==> flow/design.v <==
`timescale 1ns / 1ps
module FIR #
(
    parameter inbit = 11,		 
    parameter outbit = 23,		
    parameter n=32
)
(
    input rst,
    input clk,
    input wire signed [inbit-1:0] infix,
    output reg signed [outbit-1:0] outfix
);
reg signed [outbit-1:0] mul [0:31];
reg signed [outbit-1:0] add [0:30];
integer  i;
wire signed [outbit-1:0] sh1,sh2,sh3,sh5;
wire signed [outbit-1:0] w0,w1,w2,w3,w4,w5,w6,w7,w8,w9,w10,w11,w12,w13,w14;  
assign sh1 = infix<<1;
assign sh2 = infix<<2;
assign sh3 = infix<<3;
assign sh5 = infix<<5;
assign w0 = infix; 
assign w1 = sh1; 
assign w2 = -infix; 
assign w3 = -sh1-infix;	 
assign w4 = sh2;  
assign w5 = sh1+infix;  
assign w6 = -sh2-infix;	 
assign w7 = -sh2-sh1;	 
assign w8 =sh2+infix;	 
assign w9 = sh3+sh2;	 
assign w10 = -sh1;		 
assign w11 = -(infix<<4) - (sh2 + sh1);	 
assign w12 = -sh3-infix;			 
assign w13 = (sh5)+(sh3+sh2)+(sh1+infix);		 
assign w14 = (infix<<6)+(sh5+sh2)+(sh1+infix);		 
always @(posedge clk) begin
    if (rst) begin
		outfix <= 0;
    end else begin 
		outfix <= mul[0] +add[0];
	end
end
always @(posedge clk) begin
    if (rst) begin
        for(i=0;i<32;i=i+1)
			mul[i] <= 0;
    end else begin 
        mul[0] <= w0;
        mul[1] <= w1;
		mul[2] <= w2;
		mul[3] <= w3;
		mul[4] <=0;
		mul[5] <= w4;
		mul[6] <= w5;
		mul[7] <= w6;
		mul[8] <= w7;
		mul[9] <= w8;
		mul[10] <= w9;
		mul[11] <= w10;
		mul[12] <= w11;
		mul[13] <= w12;
		mul[14] <= w13;
		mul[15] <= w14;
		mul[16] <= w14;
		mul[17] <= w13;
		mul[18] <= w12;
		mul[19] <= w11;
		mul[20] <= w10;
		mul[21] <= w9;
		mul[22] <= w8;
		mul[23] <= w7;
		mul[24] <= w6;
		mul[25] <= w5;
		mul[26] <= w4;
		mul[27] <= 0;
		mul[28] <= w3;
		mul[29] <= w2;
		mul[30] <= w1;
		mul[31] <= w0;
    end
end
always @(posedge clk) begin
    if (rst) begin
        for(i=0;i<31;i=i+1)
			add[i] <= 0;
    end else begin 
        add[0] <= mul[1]+add[1];
        add[1] <= mul[2]+add[2];
		add[2] <= mul[3]+add[3];
		add[3] <= add[4];
		add[4] <= mul[5]+add[5];
		add[5] <= mul[6]+add[6];
		add[6] <= mul[7]+add[7];
		add[7] <= mul[8]+add[8];
		add[8] <= mul[9]+add[9];
		add[9] <= mul[10]+add[10];
		add[10] <= mul[11]+add[11];
		add[11] <= mul[12]+add[12];
		add[12] <= mul[13]+add[13];
		add[13] <= mul[14]+add[14];
		add[14] <= mul[15]+add[15];
		add[15] <= mul[16]+add[16];
		add[16] <= mul[17]+add[17];
		add[17] <= mul[18]+add[18];
		add[18] <= mul[19]+add[19];
		add[19] <= mul[20]+add[20];
		add[20] <= mul[21]+add[21];
		add[21] <= mul[22]+add[22];
		add[22] <= mul[23]+add[23];
		add[23] <= mul[24]+add[24];
		add[24] <= mul[25]+add[25];
		add[25] <= mul[26]+add[26];
		add[26] <= add[27];
		add[27] <= mul[28]+add[28];
		add[28] <= mul[29]+add[29];
		add[29] <= mul[30]+add[30];
		add[30] <= mul[31];
    end
end
endmodule
Settings: LEC_CHECK=0, CAP_MARGIN=20, CORE_MARGIN=2, CORE_UTILIZATION=15, SLEW_MARGIN=20; clock period 6.45 ns.
run.sh (not shown) runs the stock make flow with config.mk's settings and CLKGATE_MAP_FILE=.
The baseline completed with no timing, DRC or antenna violations.
Rerun with:
- ABC_AREA: default -> 1
- CAP_MARGIN: 20 -> 15
- CORE_UTILIZATION: 15 -> 72
- SETUP_SLACK_MARGIN: default -> 0.2
- clock period: 6.45 -> 3.44 ns (I/O delays scaled with it)
=> Cell area rose by 12%. Worst setup slack loses 750 ps. Routed wire length climbs by 53%. Power came out higher by 110%. Area after synthesis grows by 17%. Critical path depth drops by 1. Count of clock-buffer cells in the layout is lower by 10. Clock skew fell by 5.3 ps.
Rerun with:
- CAP_MARGIN: 15 -> 0
- CORE_UTILIZATION: 72 -> 70
- CTS_CLUSTER_SIZE: default -> 36
- SETUP_SLACK_MARGIN: 0.2 -> 0.53
- clock period: 3.44 -> 3.23 ns (I/O delays scaled with it)
With this change the flow completed and failed the layout checks on setup timing.
Design area climbs by about 3%.
Combinational power climbs by 15%.
Global-route usage fell by 1.6 points.
Clock-buffer cell count shrinks by 5.

* * *

## lane 1
Starts from the design.v that is shown in full above.
Settings: LEC_CHECK=0, ABC_AREA=1, CAP_MARGIN=15, CORE_MARGIN=2, CORE_UTILIZATION=72, CTS_CLUSTER_DIAMETER=395, CTS_CLUSTER_SIZE=74, HOLD_SLACK_MARGIN=0.27, SETUP_SLACK_MARGIN=-0.02, SLEW_MARGIN=20; clock period 2.3 ns.
No final results exist for lane 1, since it was stopped by error GRT-0116 during global routing.
#### Input delta (lane 2 over lane 1)
# lane 1
export LEC_CHECK = 0
export ABC_AREA = 1
export CAP_MARGIN = 15
export CORE_MARGIN = 2
export CORE_UTILIZATION = 72
export CTS_CLUSTER_DIAMETER = 395
export CTS_CLUSTER_SIZE = 74
export HOLD_SLACK_MARGIN = 0.27
export SETUP_SLACK_MARGIN = -0.02
export SLEW_MARGIN = 20
create_clock -name core_clock -period 2.3 [get_ports {clk}]
# lane 2
export LEC_CHECK = 0
export CAP_MARGIN = 20
export CORE_MARGIN = 2
export CORE_UTILIZATION = 64
export SLEW_MARGIN = 20
create_clock -name core_clock -period 4.77 [get_ports {clk}]
Notes after the runs:
- Lane 1: it failed during global routing, and the tool reported GRT-0116.
- Lane 2: PASS, flow complete, no timing, DRC or antenna violations
- Lane 2 vs. lane 1: chip area line of the yosys report shrank by about 15%, number of standard cells after synthesis shrank by 3419, horizontal die dimension shrank by 1.9%, cell total after placement shrank by about 35%.
- Going from lane 1 to lane 2, the post-cts gate resize count was found to have gone down by 582.
- Looking at final estimated routing congestion in global placement, lane 2 sits about 17% below lane 1.
- Re total of flip-flops plus latches after synthesis: no difference whatsoever between lane 2 and lane 1.
- Lane 1 → lane 2: number of placement rows has decreased, adder and majority gate portion of the synthesized area increased 2.9 points.
## Diff of input files: lane 3 against lane 2
# lane 2
export LEC_CHECK = 0
export CAP_MARGIN = 20
export CORE_MARGIN = 2
export CORE_UTILIZATION = 64
export SLEW_MARGIN = 20
create_clock -name core_clock -period 4.77 [get_ports {clk}]
# lane 3
export LEC_CHECK = 0
export CAP_MARGIN = 20
export CORE_MARGIN = 2
export CORE_UTILIZATION = 40
export SLEW_MARGIN = 20
create_clock -name core_clock -period 4.13 [get_ports {clk}]
The layout from lane 3, despite a flow that completed every stage, fails the layout checks, with the failing checks listed as negative setup slack.
Min overall power across lane 3 and lane 2: lane 2
Looking at switching power share of the total across lane 3 and lane 2, the one that comes out higher is lane 2.
Per the comparison of lane 3 with lane 2, net load switching power picked up an extra 17%, vertical die dimension picked up an extra about 26%, number of inserted filler cells in the final layout picked up an extra about 100%, synthesis-to-layout area growth picked up an extra 4.3 points.
Lane 3 ends up with a via count of the routed design that is about 0.6% lower than in lane 2.
Lower met3 capacity usage during global routing was reported by lane 3, not lane 2.
Delta (lane 3 minus lane 2): die outline area saw an increase, worst slack after detailed placement moved down.
What lane 4 does differently from lane 3 at the input level:
# lane 3
export LEC_CHECK = 0
export CAP_MARGIN = 20
export CORE_MARGIN = 2
export CORE_UTILIZATION = 40
export SLEW_MARGIN = 20
create_clock -name core_clock -period 4.13 [get_ports {clk}]
# lane 4
export LEC_CHECK = 0
export CAP_MARGIN = 20
export CORE_MARGIN = 2
export CORE_UTILIZATION = 68
export CTS_CLUSTER_DIAMETER = 358
export SLEW_MARGIN = 20
create_clock -name core_clock -period 3.5 [get_ports {clk}]
==> results <==
What the final checks of lane 4 revealed, after a flow that finished every stage, was a layout that fails on negative setup slack. In the flow results for lane 4 and lane 3, the data required time at the worst endpoint is smaller on lane 4. In lane 4 the net count of the finished layout turned out 102 higher than in lane 3. In lane 4 the final wirelength turned out about 2.1% higher than in lane 3. Lane 4 vs. lane 3: design area comparable, sequential share of layout area was more or less identical, area growth from synthesis to final layout increased 0.28 points. Measured against lane 4, the average vias per placed instance of lane 3 comes out at 0.875 times the reference value. In lane 4, the count of cells along the worst register-to-register path came out 1 above the value in lane 3. Critical path buffer and inverter count was higher in the run labelled lane 3.
Modified inputs, lane 5 compared to lane 4
# lane 4
export LEC_CHECK = 0
export CAP_MARGIN = 20
export CORE_MARGIN = 2
export CORE_UTILIZATION = 68
export CTS_CLUSTER_DIAMETER = 358
export SLEW_MARGIN = 20
create_clock -name core_clock -period 3.5 [get_ports {clk}]
# lane 5
export LEC_CHECK = 0
export ABC_AREA = 1
export CAP_MARGIN = 15
export CORE_MARGIN = 2
export CORE_UTILIZATION = 72
export CTS_CLUSTER_DIAMETER = 47
export CTS_CLUSTER_SIZE = 74
export HOLD_SLACK_MARGIN = 0.27
export SETUP_SLACK_MARGIN = -0.11
export SLEW_MARGIN = 20
create_clock -name core_clock -period 2.3 [get_ports {clk}]
==> comparison <==
Lane 5 is listed as incomplete: the tool reported an error in global routing and the run ended there. Simple-gate area share of the yosys netlist was higher in lane 5 than in lane 4. Of lane 4 and lane 5, lane 4 shows the lower half-perimeter wire length after placement, with lane 5 above it. Going from lane 4 to lane 5, post-placement cell area grew by more than 10%. The number of placed instances, taps included of lane 5 is higher than that of lane 4. The number of nets at floorplan of lane 5 is higher than that of lane 4. Row post-synthesis instance total: lane 5 higher / lane 4 lower. Lower summed standard-cell area reported by yosys goes to lane 4 over lane 5.
No activity file was given, so power comes from the tool's default toggle rates.
